// alu_design
module alu_design #(parameter W = 8)(
    input clk, rst, mode, ce, cin,
    input [1:0] inp_valid,
    input [7:0] opa, opb,
    input [3:0] cmd,
    output reg err, ov, cout, g, l, e,
    output reg [15:0] res
);
Size in the first run: ~1800 cells after synthesis, about 46 flip-flops.
==> flow/config.mk <==
export PLATFORM = sky130hd
export DESIGN_NAME = alu_design
export DESIGN_NICKNAME = alu_design
export VERILOG_FILES = /design/flow/design.v
export SDC_FILE = /design/flow/constraint.sdc
export NUM_CORES = 4
export LEC_CHECK = 0
export ABC_AREA = 1
export CAP_MARGIN = 30
export CELL_PAD_IN_SITES_DETAIL_PLACEMENT = 2
export CORE_MARGIN = 2
export CORE_UTILIZATION = 40
export CTS_CLUSTER_DIAMETER = 166
export CTS_CLUSTER_SIZE = 86
export GPL_ROUTABILITY_DRIVEN = 1
export PLACE_DENSITY_LB_ADDON = 0.09
export SETUP_SLACK_MARGIN = -0.27
export SLEW_MARGIN = 20
==> flow/constraint.sdc <==
create_clock -name core_clock -period 7.0 [get_ports {clk}]
set_input_delay 1.4000 -clock core_clock [delete_from_list [all_inputs] [get_ports {clk}]]
set_output_delay 1.4000 -clock core_clock [all_outputs]
set_load 0.01 [all_outputs]
run.sh (not shown) runs the stock make flow with config.mk's settings and CLKGATE_MAP_FILE=.
Change:
- ABC_AREA: 1 -> unset
- CAP_MARGIN: 30 -> 20
- CELL_PAD_IN_SITES_DETAIL_PLACEMENT: 2 -> unset
- CORE_UTILIZATION: 40 -> 68
- CTS_CLUSTER_DIAMETER: 166 -> unset
- CTS_CLUSTER_SIZE: 86 -> unset
- GPL_ROUTABILITY_DRIVEN: 1 -> unset
- PLACE_DENSITY_LB_ADDON: 0.09 -> unset
- SETUP_SLACK_MARGIN: -0.27 -> unset
- clock period: 7.0 -> 6.49 ns (I/O delays scaled with it)
Effect: The new run went through all stages and came out clean; area after synthesis climbs by about 0.6%; final area drops by about 0.7%; clock-buffer cell count does not change; global-route usage climbs by 7.5 points; sequential cell count does not change; worst setup slack got worse by 37 ps; critical path depth drops by 4; utilization climbs by 31 points; power climbs by 9.0%; synthesized cell count drops by 17%.

== run A ==
The RTL this note starts from:
==> flow/design.v <==
module alu_design #(parameter W = 8)(
    input clk, rst, mode, ce, cin,
    input [1:0] inp_valid,
    input [7:0] opa, opb,
    input [3:0] cmd,
    output reg err, ov, cout, g, l, e,
    output reg [15:0] res
);
parameter INV_INP = 2'b00, OPA_VALID = 2'b01, OPB_VALID = 2'b10, OPA_AND_OPB_VALID = 2'b11;
reg [7:0] opa_p, opb_p;
reg [3:0] cmd_p;
reg [1:0] valid_p;
reg mode_p, cin_p;
reg [15:0] res_p;
reg cout_p, ov_p, g_p, l_p, e_p, err_p;
always @(posedge clk or posedge rst) begin
    if (rst) begin
        opa_p <= 0;
        opb_p <= 0;
        cmd_p <= 0;
        valid_p <= 0;
        cin_p <= 0;
        mode_p <= 0;
    end else if (ce) begin
        opa_p <= opa;
        opb_p <= opb;
        cmd_p <= cmd;
        valid_p <= inp_valid;
        cin_p <= cin;
        mode_p <= mode;
    end
end
always @(*) begin
    res_p = 0;
    err_p = 0;
    cout_p = 0;
    ov_p = 0;
    g_p = 0;
    l_p = 0;
    e_p = 0;
    if (ce) begin
        if (mode_p == 1) begin
            case (valid_p)
                INV_INP: begin
                    res_p = 0;
                    err_p = 1;
                end
                OPA_VALID: begin
                    case (cmd_p)
                        4'b0100: begin
                            res_p = opa_p + 1;
                            cout_p = res_p[8];
                        end
                        4'b0101: begin
                            res_p = opa_p - 1;
                            ov_p = res_p[8];
                        end
                        default: err_p = 1;
                    endcase
                end
                OPB_VALID: begin
                    case (cmd_p)
                        4'b0110: begin
                            res_p = opb_p + 1;
                            cout_p = res_p[8];
                        end
                        4'b0111: begin
                            res_p = opb_p - 1;
                            ov_p = res_p[8];
                        end
                        default: err_p = 1;
                    endcase
                end
                OPA_AND_OPB_VALID: begin
                    case (cmd_p)
                        4'b0000: begin
                            res_p = opa_p + opb_p;
                            cout_p = res_p[8];
                        end
                        4'b0001: begin
                            res_p = opa_p - opb_p;
                            ov_p = res_p[8];
                        end
                        4'b0010: begin
                            res_p = opa_p + opb_p + cin_p;
                            cout_p = res_p[8];
                        end
                        4'b0011: begin
                            res_p = opa_p - opb_p - cin_p;
                            ov_p = res_p[8];
                        end
                        4'b1000: begin
                            g_p = (opa_p > opb_p);
                            l_p = (opa_p < opb_p);
                            e_p = (opa_p == opb_p);
                        end
                        4'b1001: begin
                            res_p = (opa_p + 1) * (opb_p + 1);
                        end
                        4'b1010: begin
                            res_p = (opa_p << 1) * opb_p;
                        end
                        4'b1011: begin
                            res_p = $signed(opa_p) + $signed(opb_p);
                            ov_p = (($signed(opa_p) > 0) && ($signed(opb_p) > 0) && ($signed(res_p[7:0]) < 0)) ||
                                   (($signed(opa_p) < 0) && ($signed(opb_p) < 0) && ($signed(res_p[7:0]) > 0));
                        end
                        4'b1100: begin
                            res_p = $signed(opa_p) - $signed(opb_p);
                            ov_p = (($signed(opa_p) > 0) && ($signed(opb_p) < 0) && ($signed(res_p[7:0]) < 0)) ||
                                   (($signed(opa_p) < 0) && ($signed(opb_p) > 0) && ($signed(res_p[7:0]) > 0));
                        end
                        default: err_p = 1;
                    endcase
                end
                default: err_p = 1;
            endcase
        end else begin
            case (valid_p)
                INV_INP: begin
                    res_p = 0;
                    err_p = 1;
                end
                OPA_VALID: begin
                    case (cmd_p)
                        4'b0110: res_p = ~opa_p;
                        4'b1000: res_p = opa_p >> 1;
                        4'b1001: res_p = opa_p << 1;
                        default: err_p = 1;
                    endcase
                end
                OPB_VALID: begin
                    case (cmd_p)
                        4'b0111: res_p = ~opb_p;
                        4'b1010: res_p = opb_p >> 1;
                        4'b1011: res_p = opb_p << 1;
                        default: err_p = 1;
                    endcase
                end
                OPA_AND_OPB_VALID: begin
                    case (cmd_p)
                        4'b0000: res_p = opa_p & opb_p;
                        4'b0010: res_p = opa_p | opb_p;
                        4'b0001: res_p = ~(opa_p & opb_p);
                        4'b0011: res_p = ~(opa_p | opb_p);
                        4'b0100: res_p = opa_p ^ opb_p;
                        4'b0101: res_p = ~(opa_p ^ opb_p);
                        4'b1100: begin
                            if (|opb_p[7:4]) err_p = 1;
                            else res_p = (opa_p << opb_p[2:0]) | (opa_p >> (8 - opb_p[2:0]));
                        end
                        4'b1101: begin
                            if (|opb_p[7:4]) err_p = 1;
                            else res_p = (opa_p >> opb_p[2:0]) | (opa_p << (8 - opb_p[2:0]));
                        end
                        default: err_p = 1;
                    endcase
                end
                default: err_p = 1;
            endcase
        end
    end
end
always @(posedge clk or posedge rst) begin
    if (rst) begin
        res <= 0;
        cout <= 0;
        ov <= 0;
        g <= 0;
        l <= 0;
        e <= 0;
        err <= 0;
    end else if (ce) begin
        res <= res_p;
        cout <= cout_p;
        ov <= ov_p;
        g <= g_p;
        l <= l_p;
        e <= e_p;
        err <= err_p;
    end
end
endmodule
==> flow/config.mk <==
export PLATFORM = sky130hd
export DESIGN_NAME = alu_design
export DESIGN_NICKNAME = alu_design
export VERILOG_FILES = /design/flow/design.v
export SDC_FILE = /design/flow/constraint.sdc
export NUM_CORES = 4
export LEC_CHECK = 0
export CAP_MARGIN = 20
export CORE_MARGIN = 2
export CORE_UTILIZATION = 25
export SLEW_MARGIN = 20
==> flow/constraint.sdc <==
create_clock -name core_clock -period 7.99 [get_ports {clk}]
set_input_delay 1.5980 -clock core_clock [delete_from_list [all_inputs] [get_ports {clk}]]
set_output_delay 1.5980 -clock core_clock [all_outputs]
set_load 0.01 [all_outputs]
Per the final summary, run A finished and its layout is clean on timing, DRC and antenna.
Input changes introduced in run B (baseline for comparison: run A):
Settings: an added TNS_END_PERCENT of 5; an added PLACE_DENSITY_LB_ADDON of 0.0; an added HOLD_SLACK_MARGIN of 0.29; an added SETUP_SLACK_MARGIN of 1.63; a change of CORE_UTILIZATION from 25 to 65; a change of the clock period (ns, I/O delays scaled along) from 7.99 to 5.71.
Findings:
Data arrival time at the worst-slack endpoint for run B is lower than for run A. Between run B and run A, it is run B whose post-route worst setup slack is lower, by 1120 ps. For run B, the timing startpoint of the critical path was opb_p[2]$_DFFE_PP0P_, unlike run A, where it was opa_p[3]$_DFFE_PP0P_. The core of run B is more densely filled than that of run A. Worst-path cell with the longest stage delay = sky130_fd_sc_hd__fa_1: run B; worst-path cell with the longest stage delay = sky130_fd_sc_hd__dfrtp_1: run A. Of run B and run A, the lower register-to-register slack belongs to run B. Run B vs. run A: number of search-and-repair iterations in the first detailed-routing pass went up 6; total placed cells including tap cells went down 329. Compared with run A, run B ends up with more cell area. Run B has completed all stages; timing, DRC and antenna checks passed.
Inputs modified between run B and run C:
Settings: PLACE_DENSITY_LB_ADDON now 0.09, was 0.0; SETUP_SLACK_MARGIN no longer set, was 1.63; HOLD_SLACK_MARGIN no longer set, was 0.29; CTS_CLUSTER_DIAMETER now 238, previously not set; TNS_END_PERCENT no longer set, was 5; CORE_UTILIZATION now 40, was 65; the clock period (ns, I/O delays scaled along) now 7.0, was 5.71.
[summary]
- What run B reported for leakage power has to be multiplied by 0.941 to get the figure for run C.
- Looking at slowest cell on the critical path, the sky130_fd_sc_hd__xnor2_1 result is from run C; the sky130_fd_sc_hd__fa_1 one comes from run B.
- The run showing the smaller sequential cell fraction of total power is run B.
- Of run C and run B, it is run C that has the lower internal power.
- Run C: synthesis-to-finish area growth lower than run B
- Relative to run B, the finished layout cell area of run C is lower by 4.7%.
Changes in run D relative to run C:
Settings: a change of CORE_UTILIZATION from 40 to 56; a change of CORE_MARGIN from 2 to 6; an added CORE_ASPECT_RATIO of 0.5; an added CTS_CLUSTER_SIZE of 89; an added SETUP_SLACK_MARGIN of -0.41; an added TNS_END_PERCENT of 15; a deleted PLACE_DENSITY_LB_ADDON that had been 0.09; an added PLACE_DENSITY of 0.4; a change of CTS_CLUSTER_DIAMETER from 238 to 311.
## What came out
Going from run C to run D, the power share of the clock group was found to have gone down by 1.1 points.
No run among run C and run D stopped early or left any final violation; all are clean.
Re synthesis-to-layout area growth: run C was higher than run D.
Diff run C -> run D: measured slew at the worst slew-check pin now sits lower; logic gate fraction of the total cell area went up by 0.95 points.
Compared to run C, run D has worst hold slack 6.4 ps lower.
[compare] base=run C new=run D: maximum number of pins on one net before global-route repair now smaller; power consumption comparable; power density over the cells now larger; clock network area share comparable.
Power and IR drop assume default switching activity.
